==> run a: inputs <==
==> flow/design.v (excerpt) <==
module dot_product (
	input ap_clk,
	input ap_rst,
	output [16-1:0]  	memory_Addr_A,
	output 						memory_EN_A,
	output 						memory_WEN_A,
	output [32-1:0]	memory_Din_A,
	input  [32-1:0] 	memory_Dout_A,
	output [16-1:0]  	memory_Addr_B,
	output 						memory_EN_B,
	output 						memory_WEN_B,
	output [32-1:0]	memory_Din_B,
	input  [32-1:0] 	memory_Dout_B,
	input 						fifo_in_empty_n,
	input  [(3+2+16)-1:0]	fifo_in_dout,
	output 						fifo_in_read,
	input 						fifo_out_full_n,
	output 						fifo_out_write,
	output [(3+2+16)-1:0]	fifo_out_din
);
Settings: LEC_CHECK=0, CAP_MARGIN=20, CORE_ASPECT_RATIO=0.84, CORE_MARGIN=8, CORE_UTILIZATION=71, CTS_CLUSTER_SIZE=80, GPL_ROUTABILITY_DRIVEN=0, GPL_TIMING_DRIVEN=1, MAX_ROUTING_LAYER=met4, MIN_ROUTING_LAYER=met2, SETUP_SLACK_MARGIN=0.17, SLEW_MARGIN=20, TNS_END_PERCENT=70; clock period 4.76 ns.
run.sh (not shown) runs the stock make flow with config.mk's settings and CLKGATE_MAP_FILE=.
==> run b (differences from run a) <==
==> flow/config.mk (replaced) <==
export PLATFORM = sky130hd
export DESIGN_NAME = dot_product
export DESIGN_NICKNAME = dot_product
export VERILOG_FILES = /design/flow/design.v
export SDC_FILE = /design/flow/constraint.sdc
export NUM_CORES = 4
export LEC_CHECK = 0
export CAP_MARGIN = 0
export CORE_ASPECT_RATIO = 0.71
export CORE_MARGIN = 2
export CORE_UTILIZATION = 70
export SETUP_SLACK_MARGIN = 0.83
export SLEW_MARGIN = 20
==> flow/constraint.sdc (replaced) <==
create_clock -name core_clock -period 4.86 [get_ports {ap_clk}]
set_input_delay 0.9720 -clock core_clock [delete_from_list [all_inputs] [get_ports {ap_clk}]]
set_output_delay 0.9720 -clock core_clock [all_outputs]
set_load 0.01 [all_outputs]
==> job_summary.md <==
### Yosys + OpenROAD results

| Metric | Value |
|---|---|
| Outcome | finished with violations |
| SO Faults | setup timing |
| Post-detail-place hpwl | 54.9 mm |
| Routing usage on met3 | 21.0% |
| Finish-stage setup viols | 24 |
| Setup repair bufs after CTS | 52 |
| Worst setup margin | -2.72 ns |
-- figures above: run b

==> job_summary.md <==
## Implementation flow summary

| Metric | Value |
|---|---|
| Outcome | stopped before the end |
| Last flow stage reached | global routing (5_1_grt) |
| Err | [ERROR GRT-0116] Global routing finished with congestion. Check the congestion regions in the DRC Viewer. |
| Setup repair bufs after CTS | 45 |
| Routing usage on met3 | 84.7% |
| Longest Clk Path Bufs | 2 |
-- figures above: run a


========
==> run X: inputs <==
dot_product again, from the RTL that the note above started with.
Settings: LEC_CHECK=0, CAP_MARGIN=20, CORE_ASPECT_RATIO=0.72, CORE_MARGIN=2, CORE_UTILIZATION=72, CTS_CLUSTER_SIZE=55, HOLD_SLACK_MARGIN=-0.09, MAX_ROUTING_LAYER=met4, PLACE_DENSITY_LB_ADDON=0.21, SETUP_SLACK_MARGIN=-0.31, SLEW_MARGIN=35; clock period 4.47 ns.
==> run A: changes against run X <==
Settings changed: CORE_ASPECT_RATIO 0.72 to unset, CORE_UTILIZATION 72 to 61, CTS_CLUSTER_SIZE 55 to unset, HOLD_SLACK_MARGIN -0.09 to unset, MAX_ROUTING_LAYER met4 to unset, PLACE_DENSITY_LB_ADDON 0.21 to unset, SETUP_SLACK_MARGIN -0.31 to unset, SLEW_MARGIN 35 to 20.
==> flow/constraint.sdc (replaced) <==
create_clock -name core_clock -period 7.92 [get_ports {ap_clk}]
set_input_delay 1.5840 -clock core_clock [delete_from_list [all_inputs] [get_ports {ap_clk}]]
set_output_delay 1.5840 -clock core_clock [all_outputs]
set_load 0.01 [all_outputs]
==> qor summary <==
Number of cells in the design after placement: run A 3106; run X 3081
Number of hold buffers added after CTS: run A 0; run X 0
Width of the die: run A 195 microns; run X 211 microns
Area of the die: run A 38000 sq um; run X 32300 sq um
Placer congestion estimate: run A 0.943; run X 1.02
Post-cts gate resize count: run A 106; run X 381
Floorplan Core Area: run A 35700 sq um; run X 30300 sq um
Std cell rows: run A 69; run X 54
Die span in y: run A 195 microns; run X 153 microns
Total half-perimeter wirelength after legalization and detailed placement: run A 51.7 mm; run X 59.0 mm
Post-placement worst setup slack: run A -0.916 ns; run X -3.58 ns
Clock sinks: run A 121; run X 121
Post CTS Setup Buffer Count: run A 29; run X 53
Status: run A finished clean; run X stopped before the end
Stage where the flow stopped: run A -; run X global routing (5_1_grt)
Placed cell areas: run A 25600 sq um; run X 26200 sq um
I/O pin cnt: run A 212; run X 212
Count leader, synth: run A sky130_fd_sc_hd__inv_1; run X sky130_fd_sc_hd__inv_1
Yosys stat cell total: run A 2405; run X 2405
Effective utilization at floorplan: run A 0.621; run X 0.732
# port buffers: run A 174; run X 174

========
==> pepper <==
==> flow/design.v <==
module datapath #(parameter P_WIDTH=32)(
	input [P_WIDTH-1:0] input_a,
	input [P_WIDTH-1:0] input_b,
	input clk,
	input rst,
	output [P_WIDTH-1:0] out
	);
wire [P_WIDTH-1:0] mult_result;
wire [P_WIDTH-1:0] adder_out;
reg [P_WIDTH-1:0] adder_out_reg;
assign mult_result = input_a * input_b;
assign adder_out  = adder_out_reg + mult_result;
assign out = adder_out_reg;
always @(posedge clk)
 if (rst ==1) 
	adder_out_reg <= adder_out;
 else
	adder_out_reg <= 0;
endmodule
module controller #(parameter P_ADDR_WIDTH=8, parameter P_COUNT=100)(
	input clk,
	input rst,
	output reg out_rst,
	output reg ce_0,
	output reg ce_1,
	output reg we_0,
	output reg we_1,
	input  [P_ADDR_WIDTH-1:0] cjob_offset,
	output [P_ADDR_WIDTH-1:0] address_0,
	output [P_ADDR_WIDTH-1:0] address_1,
	input fin_buf_empty,
	output reg fin_rd_en,
	input fout_buf_full,
	output reg fout_wr_en,
	output reg cjob_load_en,
	output reg cjob_out_en
);
parameter IDLE= 7'b0000001,JOB_LOAD= 7'b0000010,  PREP=7'b0000100, PROCESSING = 7'b0001000, WRITE_BACK=7'b0010000, WAIT_Q=7'b0100000, WRITE_Q=7'b1000000;
reg [6:0] curr_state;
reg [6:0] next_state;
reg [P_ADDR_WIDTH-1:0] counter;
reg [P_ADDR_WIDTH-1:0] offset;
always @(curr_state,fin_buf_empty,counter,fout_buf_full)
begin
	next_state=5'b00000;
	case (curr_state)	
		IDLE:
			if(!fin_buf_empty)
				next_state=IDLE;
			else
				next_state=JOB_LOAD;
		JOB_LOAD:
			next_state=PREP;
		PREP:
			next_state=PROCESSING;
		PROCESSING:
			if(counter<P_COUNT-1+offset)			
				next_state = PROCESSING;
			else
				next_state = WRITE_BACK;
		WRITE_BACK:
			next_state=WAIT_Q;
		WAIT_Q:
			if(!fout_buf_full)
				next_state=WAIT_Q;
			else
				next_state=WRITE_Q;
		WRITE_Q:
			next_state=IDLE;
		default:
			next_state=IDLE;
	endcase
end
always @(posedge clk)       
begin
	if(rst==1)
		curr_state <= IDLE;
	else
		curr_state <= next_state;
end
always @(posedge clk)       
begin
	case(curr_state)
		IDLE:	begin
			out_rst<=0;
			ce_0<=0;
			ce_1<=0;
			we_0<=0;
			we_1<=0;
			counter <= 0;
			fin_rd_en<=0;
			fout_wr_en<=0;
			cjob_load_en<=0;
			cjob_out_en<=0;
			offset<=0;
			end
		JOB_LOAD:
			begin
			fin_rd_en<=1;
			cjob_load_en<=1;
			end
		PREP:
			begin
			fin_rd_en<=0;
			ce_0<=1;
			ce_1<=1;
			we_0<=0;
			we_1<=0;
			cjob_load_en<=0;
			counter<=cjob_offset;
			offset<=cjob_offset;
			end
		PROCESSING:
			begin
			cjob_load_en<=0;
			out_rst<=1;
			counter<= counter+1;
			end
		WRITE_BACK:
			begin
			ce_1<=0;
			we_0<=1;
			counter<=counter+P_COUNT;
			end
		WAIT_Q:
			begin
			ce_0<=0;
			counter<=0;
			cjob_out_en<=1;
			end
		WRITE_Q:
			begin
			fout_wr_en<=1;
			cjob_out_en<=1;
			end
		default:
			begin
			end
	endcase
end
assign address_0 = counter<<2;
assign address_1 = (counter+P_COUNT)<<2;
endmodule
module cjob_register #(parameter P_ADDR_WIDTH=16)
(
	input clk,
	input rst,
	input load,
	input out_en,
	input [(3+2+16)-1:0] data_in,
	output reg [(3+2+16)-1:0] data_out
);
reg [(3+2+16)-1:0] current_job;
always @(posedge clk) begin
	if(rst) begin
		data_out = 0;
		current_job = 0;
	end
	else begin
		if (load) current_job = data_in;
		if(out_en) data_out = current_job;
    end
end
endmodule
module dot_product (
	input ap_clk,
	input ap_rst,
	output [16-1:0]  	memory_Addr_A,
	output 						memory_EN_A,
	output 						memory_WEN_A,
	output [32-1:0]	memory_Din_A,
	input  [32-1:0] 	memory_Dout_A,
	output [16-1:0]  	memory_Addr_B,
	output 						memory_EN_B,
	output 						memory_WEN_B,
	output [32-1:0]	memory_Din_B,
	input  [32-1:0] 	memory_Dout_B,
	input 						fifo_in_empty_n,
	input  [(3+2+16)-1:0]	fifo_in_dout,
	output 						fifo_in_read,
	input 						fifo_out_full_n,
	output 						fifo_out_write,
	output [(3+2+16)-1:0]	fifo_out_din
);
	wire 						internal_rst;
	wire 						cjob_load_en;
	wire 						cjob_out_en;
	wire [16-1:0] 		job_offset;
datapath #(32) dp(
	.input_a(memory_Dout_A), 
	.input_b(memory_Dout_B), 
	.clk(ap_clk), 
	.rst(internal_rst), 
	.out(memory_Din_A)
);
controller #(16, 100) ctrl(
	.clk(ap_clk),
	.rst(ap_rst),
	.out_rst(internal_rst),
	.ce_0(memory_EN_A),
	.ce_1(memory_EN_B),
	.we_0(memory_WEN_A),
	.we_1(memory_WEN_B),
	.cjob_offset(job_offset),
	.address_0(memory_Addr_A),
	.address_1(memory_Addr_B),
	.fin_buf_empty(fifo_in_empty_n),
	.fin_rd_en(fifo_in_read),
	.fout_buf_full(fifo_out_full_n),
	.fout_wr_en(fifo_out_write),
	.cjob_load_en(cjob_load_en),
	.cjob_out_en(cjob_out_en)
);
cjob_register cjob_reg(
	.clk(ap_clk),
	.rst(ap_rst),
	.load(cjob_load_en),
	.out_en(cjob_out_en),
	.data_in(fifo_in_dout),
	.data_out(fifo_out_din)
);
assign job_offset = fifo_in_dout[16-1:0];
assign memory_Din_B = 0;
endmodule
==> flow/run.sh <==
#!/bin/bash
# the make line also repeats each setting of config.mk as NAME=value (left out here)
make -C /OpenROAD-flow-scripts/flow DESIGN_CONFIG=/design/flow/config.mk WORK_HOME=/design/flow/orfs CLKGATE_MAP_FILE= finish
==> flow/config.mk <==
export PLATFORM = sky130hd
export DESIGN_NAME = dot_product
export DESIGN_NICKNAME = dot_product
export VERILOG_FILES = /design/flow/design.v
export SDC_FILE = /design/flow/constraint.sdc
export NUM_CORES = 4
export LEC_CHECK = 0
export ABC_AREA = 1
export CAP_MARGIN = 20
export CORE_MARGIN = 2
export CORE_UTILIZATION = 66
export CTS_CLUSTER_DIAMETER = 345
export CTS_CLUSTER_SIZE = 96
export PLACE_DENSITY = 0.36
export SLEW_MARGIN = 20
export TNS_END_PERCENT = 5
==> flow/constraint.sdc <==
create_clock -name core_clock -period 4.43 [get_ports {ap_clk}]
set_input_delay 0.8860 -clock core_clock [delete_from_list [all_inputs] [get_ports {ap_clk}]]
set_output_delay 0.8860 -clock core_clock [all_outputs]
set_load 0.01 [all_outputs]
==> inputs of indigo, as changes to pepper <==
CORE_UTILIZATION = 40   (was 66)
CTS_CLUSTER_DIAMETER = 80   (was 345)
CTS_CLUSTER_SIZE = 47   (was 96)
PLACE_DENSITY = default   (was 0.36)
SETUP_SLACK_MARGIN = -0.77   (was default)
TNS_END_PERCENT = default   (was 5)
==> flow/constraint.sdc (replaced) <==
create_clock -name core_clock -period 8.0 [get_ports {ap_clk}]
set_input_delay 1.6000 -clock core_clock [delete_from_list [all_inputs] [get_ports {ap_clk}]]
set_output_delay 1.6000 -clock core_clock [all_outputs]
set_load 0.01 [all_outputs]
==> inputs of quartz, as changes to pepper <==
CORE_MARGIN = 9   (was 2)
CORE_UTILIZATION = 52   (was 66)
CTS_CLUSTER_DIAMETER = default   (was 345)
CTS_CLUSTER_SIZE = default   (was 96)
GPL_ROUTABILITY_DRIVEN = 0   (was default)
PLACE_DENSITY = default   (was 0.36)
TNS_END_PERCENT = default   (was 5)
==> flow/constraint.sdc (replaced) <==
create_clock -name core_clock -period 8.0 [get_ports {ap_clk}]
set_input_delay 1.6000 -clock core_clock [delete_from_list [all_inputs] [get_ports {ap_clk}]]
set_output_delay 1.6000 -clock core_clock [all_outputs]
set_load 0.01 [all_outputs]
==> inputs of zinc, as changes to pepper <==
ABC_AREA = default   (was 1)
CORE_UTILIZATION = 69   (was 66)
CTS_CLUSTER_DIAMETER = default   (was 345)
CTS_CLUSTER_SIZE = 39   (was 96)
HOLD_SLACK_MARGIN = 0.29   (was default)
PLACE_DENSITY = default   (was 0.36)
PLACE_DENSITY_LB_ADDON = 0.26   (was default)
TNS_END_PERCENT = default   (was 5)
==> flow/constraint.sdc (replaced) <==
create_clock -name core_clock -period 8.0 [get_ports {ap_clk}]
set_input_delay 1.6000 -clock core_clock [delete_from_list [all_inputs] [get_ports {ap_clk}]]
set_output_delay 1.6000 -clock core_clock [all_outputs]
set_load 0.01 [all_outputs]
==> notes <==
- Global-route usage: indigo < quartz < pepper < zinc.
- The highest routed wire length belongs to pepper, the lowest to indigo.
- Utilization, lowest first: indigo, quartz, pepper, zinc.
- The highest final area belongs to pepper, the lowest to zinc.
- pepper ran to the end with violations: negative setup slack. quartz finished clean. zinc finished with negative setup slack left. indigo reached the layout checks and failed them: negative setup slack.
==> figures <==
Number of gates given a new drive strength after cts: quartz 2; indigo 0; pepper 103; zinc 79
Run status: quartz finished clean; indigo complete, but fails checks; pepper complete, but fails checks; zinc complete, but fails checks
Layout check failures: quartz -; indigo negative setup slack; pepper negative setup slack; zinc negative setup slack
NumNets Final: quartz 4040; indigo 4032; pepper 4112; zinc 3361
Flop share of the area: quartz 0.09922; indigo 0.09999; pepper 0.09645; zinc 0.1052
Number of non-clock inverters in the layout: quartz 950; indigo 950; pepper 950; zinc 494
Metal-1 WL: quartz 29860 um; indigo 29790 um; pepper 27730 um; zinc 22980 um
GRT Resource Usage Total: quartz 0.2558; indigo 0.2266; pepper 0.3980; zinc 0.4129
Data arrival time of the critical path: quartz 8.24 ns; indigo 8.37 ns; pepper 7.42 ns; zinc 8.38 ns
Tally of clock buffers in the finished layout: quartz 18; indigo 18; pepper 17; zinc 19
Placer's final routability congestion estimate: quartz -; indigo 0.9179; pepper 0.9737; zinc 0.9691
Fin Setup TNS: quartz 0 ns; indigo -0.1099 ns; pepper -53.78 ns; zinc -0.1920 ns
